xenon:
## frameMakerTop
module frameMakerTop (samplePoint, reset, canRX, isError, isStuff, endOverload, BS_onoff, CRCtype, BRS_Stop, invalidBit, CRCcalc_on, CRCtime, ackValue, IDE, EDL, BRS, isRemote, size, frame, frameReady, isStart);
	input wire samplePoint, reset, canRX, isError, isStuff;
	output wire endOverload, BS_onoff, BRS_Stop, invalidBit, CRCcalc_on, CRCtime, ackValue, IDE, EDL, BRS, isRemote, frameReady, isStart;
	output wire [1:0] CRCtype;
	output wire [9:0] size;
	output wire [150:0] frame;
	wire isOverloadFromInterframe, RTR_SRR, RTR_r1;
	interFrameSpace ifs (samplePoint, reset, canRX, frameReady, endOverload, isOverloadFromInterframe, isStart);
	overload ov (samplePoint, reset, canRX, isOverloadFromInterframe, isError, endOverload);
	framecontroller fc (samplePoint, reset, canRX, isStart, isStuff, isError, BS_onoff, CRCtype, BRS_Stop, invalidBit, CRCcalc_on, CRCtime, ackValue, RTR_SRR, IDE, EDL, BRS, RTR_r1, frameReady);
	DatavsRemote dr (RTR_SRR, IDE, RTR_r1, isRemote);
	frameSize fsz (samplePoint, reset, isStuff, isStart, size);
	frameStorage fst (samplePoint, reset, canRX, isStuff, isStart, frame);
endmodule
make LEC_CHECK=0 CAP_MARGIN=30 CORE_ASPECT_RATIO=1.06 CORE_MARGIN=9 CORE_UTILIZATION=38 CTS_CLUSTER_SIZE=55 GPL_TIMING_DRIVEN=0 MAX_ROUTING_LAYER=met4 MIN_ROUTING_LAYER=met2 PLACE_DENSITY_LB_ADDON=0.26 SLEW_MARGIN=20 finish   # period 2.77 ns
run.sh (not shown) runs the stock make flow with config.mk's settings and CLKGATE_MAP_FILE=.
--- input diff xenon..onyx ---
diff --git a/flow/config.mk b/flow/config.mk
--- a/flow/config.mk
+++ b/flow/config.mk
@@ -7,8 +7,8 @@
 export LEC_CHECK = 0
 export CAP_MARGIN = 30
-export CORE_ASPECT_RATIO = 1.06
-export CORE_MARGIN = 9
+export CORE_ASPECT_RATIO = 1.41
+export CORE_MARGIN = 2
 export CORE_UTILIZATION = 38
-export CTS_CLUSTER_SIZE = 55
+export CTS_CLUSTER_SIZE = 11
 export GPL_TIMING_DRIVEN = 0
 export MAX_ROUTING_LAYER = met4
Results
Compared with xenon, in onyx clock-buffer cell count lower; total power went down about 3%; clock power shows a reduction of 6.9%.
Cmp onyx vs xenon: portion of total power attributed to sequential cells higher in onyx
Diff xenon -> onyx | vertical extent of the die | up by a few percent
Between onyx and xenon, power share of the clock group is lower for onyx, xenon comes in above that.
onyx -> xenon: count of distinct cell types in the synthesized netlist flat
From xenon to onyx the numbers moved as follows: shortest clock period the worst path allows after layout lost 31 ps; wire length lost 2.6%.
met2 as the most heavily used metal layer in global routing was reported by onyx, and met3 by xenon.
Relative to onyx, the following input files were edited for maple:
==> flow/config.mk <==
export PLATFORM = sky130hd
export DESIGN_NAME = frameMakerTop
export DESIGN_NICKNAME = frameMakerTop
export VERILOG_FILES = /design/flow/design.v
export SDC_FILE = /design/flow/constraint.sdc
export NUM_CORES = 4
export LEC_CHECK = 0
export ABC_AREA = 1
export CAP_MARGIN = 20
export CORE_MARGIN = 2
export CORE_UTILIZATION = 67
export CTS_CLUSTER_SIZE = 41
export SLEW_MARGIN = 20
==> flow/constraint.sdc <==
create_clock -name core_clock -period 1.7 [get_ports {samplePoint}]
set_input_delay 0.3400 -clock core_clock [delete_from_list [all_inputs] [get_ports {samplePoint}]]
set_output_delay 0.3400 -clock core_clock [all_outputs]
set_load 0.01 [all_outputs]
For maple, the flow was terminated by a tool error in global routing (5_1_grt) and produced no final design.
Between onyx and maple, number of buffers added for setup after CTS is lower for onyx, maple comes in above that.
Number of synthesized register bits came out exactly the same in onyx and maple.
maple against onyx: fraction of the mapped netlist area in adder cells neither gained nor lost much; area fraction in and, or, nand and nor cells picked up an extra 8.7 points; share of cell area taken by muxes after synthesis lost 16 points; synthesized cell count picked up an extra 259; die area lost about 44%.
Taking onyx as the reference, in maple post-synthesis cell count from yosys now larger, unique cell type count in the Yosys netlist now smaller.
The following lists how nickel was set up differently from maple:
diff --git a/flow/config.mk b/flow/config.mk
--- a/flow/config.mk
+++ b/flow/config.mk
@@ -9,5 +9,7 @@
 export CAP_MARGIN = 20
 export CORE_MARGIN = 2
-export CORE_UTILIZATION = 67
-export CTS_CLUSTER_SIZE = 41
+export CORE_UTILIZATION = 66
+export CTS_CLUSTER_DIAMETER = 192
+export CTS_CLUSTER_SIZE = 72
+export HOLD_SLACK_MARGIN = 0.3
 export SLEW_MARGIN = 20
==> flow/constraint.sdc <==
create_clock -name core_clock -period 1.67 [get_ports {samplePoint}]
set_input_delay 0.3340 -clock core_clock [delete_from_list [all_inputs] [get_ports {samplePoint}]]
set_output_delay 0.3340 -clock core_clock [all_outputs]
set_load 0.01 [all_outputs]
==> comparison <==
Seen in the log of nickel: GRT-0116 during global routing (5_1_grt), after which the run never completed.
nickel against maple: die area +1.5%; area figure in the yosys stat output ~0 delta; overall die width +about 0.7%; floorplan core density -0.53 points.

========
job 2887:
frameMakerTop again, from the RTL that the note above started with.
## frameMakerTop
module frameMakerTop (samplePoint, reset, canRX, isError, isStuff, endOverload, BS_onoff, CRCtype, BRS_Stop, invalidBit, CRCcalc_on, CRCtime, ackValue, IDE, EDL, BRS, isRemote, size, frame, frameReady, isStart);
	input wire samplePoint, reset, canRX, isError, isStuff;
	output wire endOverload, BS_onoff, BRS_Stop, invalidBit, CRCcalc_on, CRCtime, ackValue, IDE, EDL, BRS, isRemote, frameReady, isStart;
	output wire [1:0] CRCtype;
	output wire [9:0] size;
	output wire [150:0] frame;
	wire isOverloadFromInterframe, RTR_SRR, RTR_r1;
	interFrameSpace ifs (samplePoint, reset, canRX, frameReady, endOverload, isOverloadFromInterframe, isStart);
	overload ov (samplePoint, reset, canRX, isOverloadFromInterframe, isError, endOverload);
	framecontroller fc (samplePoint, reset, canRX, isStart, isStuff, isError, BS_onoff, CRCtype, BRS_Stop, invalidBit, CRCcalc_on, CRCtime, ackValue, RTR_SRR, IDE, EDL, BRS, RTR_r1, frameReady);
	DatavsRemote dr (RTR_SRR, IDE, RTR_r1, isRemote);
	frameSize fsz (samplePoint, reset, isStuff, isStart, size);
  ...
clock: 5.0 ns
lec_check: 0
cap_margin: 20
core_margin: 2
core_utilization: 38
cts_cluster_size: 11
gpl_timing_driven: 0
slew_margin: 20
Having completed the whole flow, job 2887 delivered a layout that passed the timing, DRC and antenna checks.
The inputs of job 118 differ from those of job 2887 as listed below.
Settings: an added ABC_AREA of 1; a deleted GPL_TIMING_DRIVEN that had been 0; a deleted CTS_CLUSTER_SIZE that had been 11; a change of CORE_UTILIZATION from 38 to 66; an added SETUP_SLACK_MARGIN of 0.44; an added MAX_ROUTING_LAYER of met4; a change of the clock period (ns, I/O delays scaled along) from 5.0 to 1.54.
==> results <==
Flow for job 118 halted at 4_1_cts, error code DPL-0038.
Of job 118 and job 2887, job 2887 shows the lower area fraction in compound gates, with job 118 above it.
Post-DP HPWL: job 118 vs job 2887 up 5200 um
What job 118 reported for standard cell core area has to be multiplied by 1.8 to get the figure for job 2887.
Job 118 does worse than job 2887 on worst-case setup slack after placement.
Per the comparison of job 118 with job 2887, chip area line of the yosys report fell 250 um^2, xor/xnor cell area share of the yosys netlist fell 1.8 points, fraction of the yosys area taken by sequential cells rose 1.3 points, simple-gate share of the synthesized area rose 8.7 points, starting utilization of the core area rose 29 points.
Sort job 118 and job 2887 by netlist area before placement, descending, and job 2887 comes first.
--- input diff job 118..job 4842 ---
Settings: CORE_UTILIZATION changed from 66 to 72; PLACE_DENSITY_LB_ADDON newly set to 0.25; CAP_MARGIN changed from 20 to 5.
Results
Going from job 118 to job 4842, number of top-level pins held steady; core box area now smaller; synthesized area closely matched the old numbers.
Job 4842 did not finish: a tool error stopped it during 3_3_place_gp.
Relative to job 118, die span in y has decreased by 5.1 um in job 4842.
Gate count after technology mapping: job 4842 vs job 118 identical
Cmp job 4842 vs job 118: chip footprint lower in job 4842
Comparing job 118 against job 4842, there is no change at all in fraction of the mapped netlist area in simple logic gates.
Of job 4842 and job 118, the run reporting the lower total number of placement rows was job 4842.
Summary — fraction of the core area occupied by cells at floorplan, job 4842 relative to job 118: higher, by 6.5 points.
[inputs] job 3123 vs job 4842
Settings: clearing PLACE_DENSITY_LB_ADDON, which used to be 0.25; swapping 72 for 37 in CORE_UTILIZATION; clearing SETUP_SLACK_MARGIN, which used to be 0.44; putting HOLD_SLACK_MARGIN at 0.07 where nothing was set; putting MIN_ROUTING_LAYER at met2 where nothing was set; swapping 5 for 20 in CAP_MARGIN; swapping 1.54 for 4.28 in the clock period (ns, I/O delays scaled along).
==> results <==
- Job 3123 | stages: all done | timing, DRC, antenna: all pass
- Looking at effective utilization at floorplan, job 3123 sits below job 4842.
- Re AND-OR/OR-AND share of the synthesized area: no difference whatsoever between job 3123 and job 4842.
- Re post-synth area from yosys stat: no difference whatsoever between job 4842 and job 3123.
- In job 3123 relative to job 4842, number of core rows had gone up by more than a quarter.
- Of the two candidates, job 4842 has the better total core area and job 3123 the worse one.
- As far as synthesized area goes, job 4842 and job 3123 are indistinguishable; the numbers are identical.
- Job 4842 -> job 3123: horizontal extent of the die increased by more than a quarter
- Job 3123 against job 4842: vertical extent of the die saw an increase; die area now larger.
What job 509 does differently from job 3123 at the input level:
Settings: HOLD_SLACK_MARGIN: 0.07 -> unset; MAX_ROUTING_LAYER: met4 -> unset; CORE_UTILIZATION: 37 -> 40; MIN_ROUTING_LAYER: met2 -> unset; the clock period (ns, I/O delays scaled along): 4.28 -> 3.01.
## What came out
Placeable core region was higher in job 3123 than in job 509.
Routed wire length per instance: job 509 lower than job 3123
Every stage of the flow completed for job 509, and the final layout passed the timing, DRC and antenna checks.
Sequential group share of total power ended up 0.4 points higher on job 509 than on job 3123.
Taking job 509 over job 3123, the clock-buffer cell count ratio works out to 1.05.
Origin of the worst setup path = canRX: job 3123; origin of the worst setup path = fc.IDE: job 509
Summary of job 509 over job 3123: sequential share of layout area comparable, transition time at the pin with the least slew margin shows an increase of 0.037 ns, total routed wirelength moved down, half-perimeter wire length after placement -1.7%, met1 track demand over resource went up by 27 points.
Between job 509 and job 3123, it is job 509 whose worst hold slack is lower, by 0.0086 ns.
Compared to job 3123, job 509 shows a narrower setup margin.

========
frameMakerTop again, from the RTL that the note above started with.
## frameMakerTop
module frameMakerTop (samplePoint, reset, canRX, isError, isStuff, endOverload, BS_onoff, CRCtype, BRS_Stop, invalidBit, CRCcalc_on, CRCtime, ackValue, IDE, EDL, BRS, isRemote, size, frame, frameReady, isStart);
	input wire samplePoint, reset, canRX, isError, isStuff;
	output wire endOverload, BS_onoff, BRS_Stop, invalidBit, CRCcalc_on, CRCtime, ackValue, IDE, EDL, BRS, isRemote, frameReady, isStart;
	output wire [1:0] CRCtype;
	output wire [9:0] size;
	output wire [150:0] frame;
	wire isOverloadFromInterframe, RTR_SRR, RTR_r1;
	interFrameSpace ifs (samplePoint, reset, canRX, frameReady, endOverload, isOverloadFromInterframe, isStart);
	overload ov (samplePoint, reset, canRX, isOverloadFromInterframe, isError, endOverload);
	framecontroller fc (samplePoint, reset, canRX, isStart, isStuff, isError, BS_onoff, CRCtype, BRS_Stop, invalidBit, CRCcalc_on, CRCtime, ackValue, RTR_SRR, IDE, EDL, BRS, RTR_r1, frameReady);
	DatavsRemote dr (RTR_SRR, IDE, RTR_r1, isRemote);
	frameSize fsz (samplePoint, reset, isStuff, isStart, size);
	frameStorage fst (samplePoint, reset, canRX, isStuff, isStart, frame);
endmodule
Settings: LEC_CHECK=0, ABC_AREA=1, CAP_MARGIN=35, CORE_ASPECT_RATIO=1.06, CORE_MARGIN=9, CORE_UTILIZATION=38, CTS_CLUSTER_SIZE=55, GPL_ROUTABILITY_DRIVEN=0, GPL_TIMING_DRIVEN=0, MAX_ROUTING_LAYER=met4, MIN_ROUTING_LAYER=met2, PLACE_DENSITY_LB_ADDON=0.26, SLEW_MARGIN=20; clock period 2.77 ns.
The first run went through all stages and came out clean.
Rerun with:
==> flow/config.mk (replaced) <==
export PLATFORM = sky130hd
export DESIGN_NAME = frameMakerTop
export DESIGN_NICKNAME = frameMakerTop
export VERILOG_FILES = /design/flow/design.v
export SDC_FILE = /design/flow/constraint.sdc
export NUM_CORES = 4
export LEC_CHECK = 0
export ABC_AREA = 1
export CAP_MARGIN = 20
export CORE_MARGIN = 2
export CORE_UTILIZATION = 40
export SLEW_MARGIN = 20
==> flow/constraint.sdc (replaced) <==
create_clock -name core_clock -period 5.0 [get_ports {samplePoint}]
set_input_delay 1.0000 -clock core_clock [delete_from_list [all_inputs] [get_ports {samplePoint}]]
set_output_delay 1.0000 -clock core_clock [all_outputs]
set_load 0.01 [all_outputs]
After rerunning:
- The changed run completed with no timing, DRC or antenna violations
- cell area is lower by 0.31%
- setup slack gains 1.8 ns
- sequential share of layout area is higher by 0.11 points
- critical path depth is higher by 4
Rerun with:
--- a/flow/config.mk
+++ b/flow/config.mk
@@ -10,3 +10,3 @@
 export CORE_MARGIN = 2
-export CORE_UTILIZATION = 40
+export CORE_UTILIZATION = 54
 export SLEW_MARGIN = 20
==> flow/constraint.sdc (replaced) <==
create_clock -name core_clock -period 2.24 [get_ports {samplePoint}]
set_input_delay 0.4480 -clock core_clock [delete_from_list [all_inputs] [get_ports {samplePoint}]]
set_output_delay 0.4480 -clock core_clock [all_outputs]
set_load 0.01 [all_outputs]
After rerunning: The new run finished clean; wire length came out lower by a few percent; final area falls slightly; core utilization increases by 18 points; total power came out higher by well over a third; cell count fell by a few percent; hold slack degrades by 0.14 ns; global-route usage went up by 4.8 points; sequential cell count does not change; synthesized cell count is unchanged.
Rerun with:
--- a/flow/config.mk
+++ b/flow/config.mk
@@ -10,3 +10,5 @@
 export CORE_MARGIN = 2
-export CORE_UTILIZATION = 54
+export CORE_UTILIZATION = 72
+export CTS_CLUSTER_DIAMETER = 372
+export PLACE_DENSITY = 0.4
 export SLEW_MARGIN = 20
==> flow/constraint.sdc (replaced) <==
create_clock -name core_clock -period 4.34 [get_ports {samplePoint}]
set_input_delay 0.8680 -clock core_clock [delete_from_list [all_inputs] [get_ports {samplePoint}]]
set_output_delay 0.8680 -clock core_clock [all_outputs]
set_load 0.01 [all_outputs]
Outcome:
- total power decreases by about 44%
- final cell count decreases by about 4.4%
- clock-buffer cell count decreases by 5

========
Starting RTL as in the previous note.
clock: 2.44 ns
lec_check: 0
abc_area: 0
cap_margin: 10
cell_pad_in_sites_detail_placement: 0
core_aspect_ratio: 0.82
core_margin: 2
core_utilization: 65
cts_cluster_size: 58
gpl_routability_driven: 0
max_routing_layer: met4
place_density: 0.61
slew_margin: 20
tns_end_percent: 40
Next try:
- ABC_AREA: 0 -> 1
- CAP_MARGIN: 10 -> 20
- CELL_PAD_IN_SITES_DETAIL_PLACEMENT: 0 -> default
- CORE_ASPECT_RATIO: 0.82 -> default
- CORE_UTILIZATION: 65 -> 27
- CTS_CLUSTER_SIZE: 58 -> default
- GPL_ROUTABILITY_DRIVEN: 0 -> default
- MAX_ROUTING_LAYER: met4 -> default
- PLACE_DENSITY: 0.61 -> default
- TNS_END_PERCENT: 40 -> default
- clock period: 2.44 -> 3.01 ns (I/O delays scaled with it)
Effect: The changed run passed the timing, DRC and antenna checks; area after synthesis goes down by 2.6%; global-route usage is lower by 16 points; combinational power fell by 15%; cell count rose by 36%; die area goes up by 130%; clock skew increases by 0.0072 ns; utilization goes down by 49 points; cell area climbs by 0.51%; total power falls by 13%.
Next try:
- CORE_UTILIZATION: 27 -> 40
- HOLD_SLACK_MARGIN: default -> 0.07
- MIN_ROUTING_LAYER: default -> met2
- clock period: 3.01 -> 5.0 ns (I/O delays scaled with it)
Clock power fell by 33%.
Power fell by 36%.
Global-route usage rose by 18 points.
Worst setup slack gets better by 1.4 ns.
Wire length rose by 1.3%.
Final area fell by 0.75%.
Utilization rose by 17 points.
Sequential power fell by about 40%.
Hold slack gets worse by 0.012 ns.
Combinational power fell by 39%.
Clock-buffer cell count rose by 3.
Next try:
- HOLD_SLACK_MARGIN: 0.07 -> default
- MIN_ROUTING_LAYER: met2 -> default
- clock period: 5.0 -> 3.26 ns (I/O delays scaled with it)
Combinational power is higher by 50%.
Sequential power is higher by 53%.
Power is higher by 41%.
Non-clock buffer count is higher by 2.
Setup slack is worse by 1.3 ns.
Next try:
- CORE_UTILIZATION: 40 -> 72
- CTS_CLUSTER_SIZE: default -> 100
- TNS_END_PERCENT: default -> 10
- clock period: 3.26 -> 2.39 ns (I/O delays scaled with it)
With this change the flow did not get past global routing (5_1_grt), error GRT-0232.
Synthesized cell count is unchanged.
Synthesized area does not change.
Die area drops by well over a third.
Next try:
- CTS_CLUSTER_DIAMETER: default -> 192
- CTS_CLUSTER_SIZE: 100 -> 53
- SETUP_SLACK_MARGIN: default -> 0.51
- TNS_END_PERCENT: 10 -> default
- clock period: 2.39 -> 2.25 ns (I/O delays scaled with it)
The changed run stopped in global routing (5_1_grt); die size is unchanged; area after synthesis stays the same; synthesized cell count stays the same.
Power figures rest on the tool's default switching activity, not on a simulated workload.
